==> flow/design.v <==
`timescale 1ns / 1ps
module get_conv_target_angle(
input signed [19:0] target_angle,
output reg signed [19:0] target_angle_conv,
output reg [2:0] quadrant_loc
    );
  always@(*)
    begin
        if ((target_angle >{16'd90,4'd0}) && (target_angle <= {16'd180,4'd0})) target_angle_conv = target_angle - {16'd90,4'd0};
        else if ((target_angle >{16'd180,4'd0}) && (target_angle <= {16'd270,4'd0})) target_angle_conv = target_angle - {16'd180,4'd0};
        else if ((target_angle > {16'd270,4'd0}) && (target_angle <= {16'd360,4'd0})) target_angle_conv = target_angle - {16'd360,4'd0};
        else target_angle_conv = target_angle;
    end 
  always@(*)
    begin
        if ((target_angle >{16'd90,4'd0}) && (target_angle <= {16'd180,4'd0})) quadrant_loc = 3'd2;
        else if ((target_angle >{16'd180,4'd0}) && (target_angle <= {16'd270,4'd0})) quadrant_loc = 3'd3;
        else if ((target_angle > {16'd270,4'd0}) && (target_angle <= {16'd360,4'd0})) quadrant_loc = 3'd4;
        else quadrant_loc = 3'd1;
    end    
endmodule
`timescale 1ns / 1ps
module output_mapping(
input signed [19:0] x, 
input signed [19:0] y,
input [2:0] quadrant_loc,
output reg signed [19:0] x_res,
output reg signed [19:0] y_res
    );
always@(*)
    begin
        if (quadrant_loc == 3'd2) x_res = -y;
        else if (quadrant_loc == 3'd3) x_res = -x;
        else  x_res = x; 
    end
 always@(*)
   begin
     if (quadrant_loc == 3'd2)       y_res = x;
     else if (quadrant_loc == 3'd3)  y_res = -y;
     else                            y_res = y; 
   end
endmodule
`timescale 1ns / 1ps
module cordic_sin_cos(clk,rst,target_angle,x_res,y_res);
 input clk,rst;   
 input signed [19:0] target_angle;    
 output reg signed [19:0] x_res;  
 output reg signed [19:0] y_res;  
 wire signed [19:0] x_res_comb;  
 wire signed [19:0] y_res_comb;  
 reg signed [19:0] x [9:0];   
 reg signed [19:0] y [9:0];   
 wire signed[19:0] arc_tan [8:0];   
 reg  signed[19:0] z[8:0];   
 reg  d[8:0];  
 wire signed [19:0] target_angle_conv;   
 wire [2:0] quadrant_loc;  
 assign arc_tan[0] = {{6{1'b0}},10'b0000101101,4'b0000};    
 assign arc_tan[1] = {{6{1'b0}},10'b0000011010,4'b1001};    
 assign arc_tan[2] = {{6{1'b0}},10'b0000001110,4'b0000};    
 assign arc_tan[3] = {{6{1'b0}},10'b0000000111,4'b0010};    
 assign arc_tan[4] = {{6{1'b0}},10'b0000000011,4'b1001};    
 assign arc_tan[5] = {{6{1'b0}},10'b0000000001,4'b1100};    
 assign arc_tan[6] = {{6{1'b0}},10'b0000000000,4'b1110};    
 assign arc_tan[7] = {{6{1'b0}},10'b0000000000,4'b0111};    
 assign arc_tan[8] = {{6{1'b0}},10'b0000000000,4'b0011};    
 get_conv_target_angle conv_angle(.target_angle(target_angle),.target_angle_conv(target_angle_conv),.quadrant_loc(quadrant_loc));
 output_mapping out_map(.x(x[9][19:0]),.y(y[9][19:0]),.quadrant_loc(quadrant_loc),.x_res(x_res_comb),.y_res(y_res_comb));
 always@(posedge clk)
  begin
    if (rst == 0)
       begin
         x_res [19:0]     <= 20'b0;
         y_res [19:0]     <= 20'b0;  
       end 
    else 
       begin
         x_res [19:0] <= x_res_comb;
         y_res [19:0] <= y_res_comb;
       end
  end
 always@(*)
   begin
      x[0] = 20'b00001001101101110001;  
      y[0] = 20'b00000000000000000000;  
      z[0] = target_angle_conv;  
      d[0] = (z[0][19] == 0) ? 1 : 0;   
   end
 always@(*)
   begin
     x[1] = (d[0] == 1) ? (x[0] - y[0]) : (x[0]+y[0]);
     y[1] = (d[0] == 1) ? (y[0] + x[0]) : (y[0]-x[0]);
     z[1] = (d[0] == 1) ? (z[0] - arc_tan[0]) : (z[0]+arc_tan[0]);
     d[1] = (z[1][19] == 0) ? 1 : 0;
     x[2] = (d[1] == 1) ? (x[1] - (y[1]>>>1)) : (x[1]+(y[1]>>>1));
     y[2] = (d[1] == 1) ? (y[1] + (x[1]>>>1)) : (y[1]-(x[1]>>>1));
     z[2] = (d[1] == 1) ? (z[1] - arc_tan[1]) : (z[1]+arc_tan[1]);
     d[2] = (z[2][19] == 0) ? 1 : 0;   
     x[3] = (d[2] == 1) ? (x[2] - (y[2]>>>2)) : (x[2]+(y[2]>>>2));
     y[3] = (d[2] == 1) ? (y[2] + (x[2]>>>2)) : (y[2]-(x[2]>>>2));
     z[3] = (d[2] == 1) ? (z[2] - arc_tan[2]) : (z[2]+arc_tan[2]);
     d[3] = (z[3][19] == 0) ? 1 : 0; 
     x[4] = (d[3] == 1) ? (x[3] - (y[3]>>>3)) : (x[3]+(y[3]>>>3));
     y[4] = (d[3] == 1) ? (y[3] + (x[3]>>>3)) : (y[3]-(x[3]>>>3));
     z[4] = (d[3] == 1) ? (z[3] - arc_tan[3]) : (z[3]+arc_tan[3]);
     d[4] = (z[4][19] == 0) ? 1 : 0; 
     x[5] = (d[4] == 1) ? (x[4] - (y[4]>>>4)) : (x[4]+(y[4]>>>4));
     y[5] = (d[4] == 1) ? (y[4] + (x[4]>>>4)) : (y[4]-(x[4]>>>4));
     z[5] = (d[4] == 1) ? (z[4] - arc_tan[4]) : (z[4]+arc_tan[4]);
     d[5] = (z[5][19] == 0) ? 1 : 0; 
     x[6] = (d[5] == 1) ? (x[5] - (y[5]>>>5)) : (x[5]+(y[5]>>>5));
     y[6] = (d[5] == 1) ? (y[5] + (x[5]>>>5)) : (y[5]-(x[5]>>>5));
     z[6] = (d[5] == 1) ? (z[5] - arc_tan[5]) : (z[5]+arc_tan[5]);
     d[6] = (z[6][19] == 0) ? 1 : 0; 
     x[7] = (d[6] == 1) ? (x[6] - (y[6]>>>6)) : (x[6]+(y[6]>>>6));
     y[7] = (d[6] == 1) ? (y[6] + (x[6]>>>6)) : (y[6]-(x[6]>>>6));
     z[7] = (d[6] == 1) ? (z[6] - arc_tan[6]) : (z[6]+arc_tan[6]);
     d[7] = (z[7][19] == 0) ? 1 : 0; 
     x[8] = (d[7] == 1) ? (x[7] - (y[7]>>>7)) : (x[7]+(y[7]>>>7));
     y[8] = (d[7] == 1) ? (y[7] + (x[7]>>>7)) : (y[7]-(x[7]>>>7));
     z[8] = (d[7] == 1) ? (z[7] - arc_tan[7]) : (z[7]+arc_tan[7]);
     d[8] = (z[8][19] == 0) ? 1 : 0; 
     x[9] = (d[8] == 1) ? (x[8] - (y[8]>>>8)) : (x[8]+(y[8]>>>8));
     y[9] = (d[8] == 1) ? (y[8] + (x[8]>>>8)) : (y[8]-(x[8]>>>8));
     z[9] = (d[8] == 1) ? (z[8] - arc_tan[8]) : (z[8]+arc_tan[8]);
     d[9] = (z[9][19] == 0) ? 1 : 0; 
   end
endmodule
Settings: LEC_CHECK=0, CAP_MARGIN=25, CELL_PAD_IN_SITES_GLOBAL_PLACEMENT=3, CORE_MARGIN=2, CORE_UTILIZATION=40, SLEW_MARGIN=20; clock period 35.0 ns.
run.sh (not shown) runs the stock make flow with config.mk's settings and CLKGATE_MAP_FILE=.
Change:
Settings changed: CAP_MARGIN 25 to 20, CELL_PAD_IN_SITES_GLOBAL_PLACEMENT 3 to not set.
Clock period 35.0 ns to 33.7 ns, I/O delays scaled along.
The changed run finished clean.
Via count goes down by a few percent.
Design area goes up slightly.
Worst setup slack improves by 0.11 ns.
Sequential cell count does not change.
Utilization goes up by 0.30 points.
Die area does not change.
Worst hold slack degrades by 0.28 ns.
Global-route usage goes down by 2.7 points.
Change:
Settings changed: CAP_MARGIN 20 to 5, CORE_UTILIZATION 40 to 32, TNS_END_PERCENT set to 20.
Clock period 33.7 ns to 35.0 ns, I/O delays scaled along.
- The new run completed with no timing, DRC or antenna violations
- wire length went up by 2.9%
- synthesized cell count does not change
- flip-flop count is unchanged
- die area went up by 25%
- count of clock-buffer cells in the layout does not change
- non-clock buffer count went down by 14
- cell area hardly moves
- cell count went up by 4.3%
- setup slack is worse by 0.16 ns
Change:
Settings changed: CAP_MARGIN 5 to 20, CORE_UTILIZATION 32 to 64, TNS_END_PERCENT 20 to not set.
Clock period 35.0 ns to 17.5 ns, I/O delays scaled along.
The new run died in detailed placement (3_5_place_dp), error DPL-0033. Die size is lower by well over a third. Synthesized area is unchanged. Synthesized cell count does not change.
Change:
Settings changed: CORE_UTILIZATION 64 to 72, PLACE_DENSITY_LB_ADDON set to 0.0.
Clock period 17.5 ns to 27.5 ns, I/O delays scaled along.
=> Now the flow never finished: it broke off in clock tree synthesis (4_1_cts) (DPL-0038). Die area fell by 11%. Area after synthesis stays the same. Synthesized cell count stays the same.
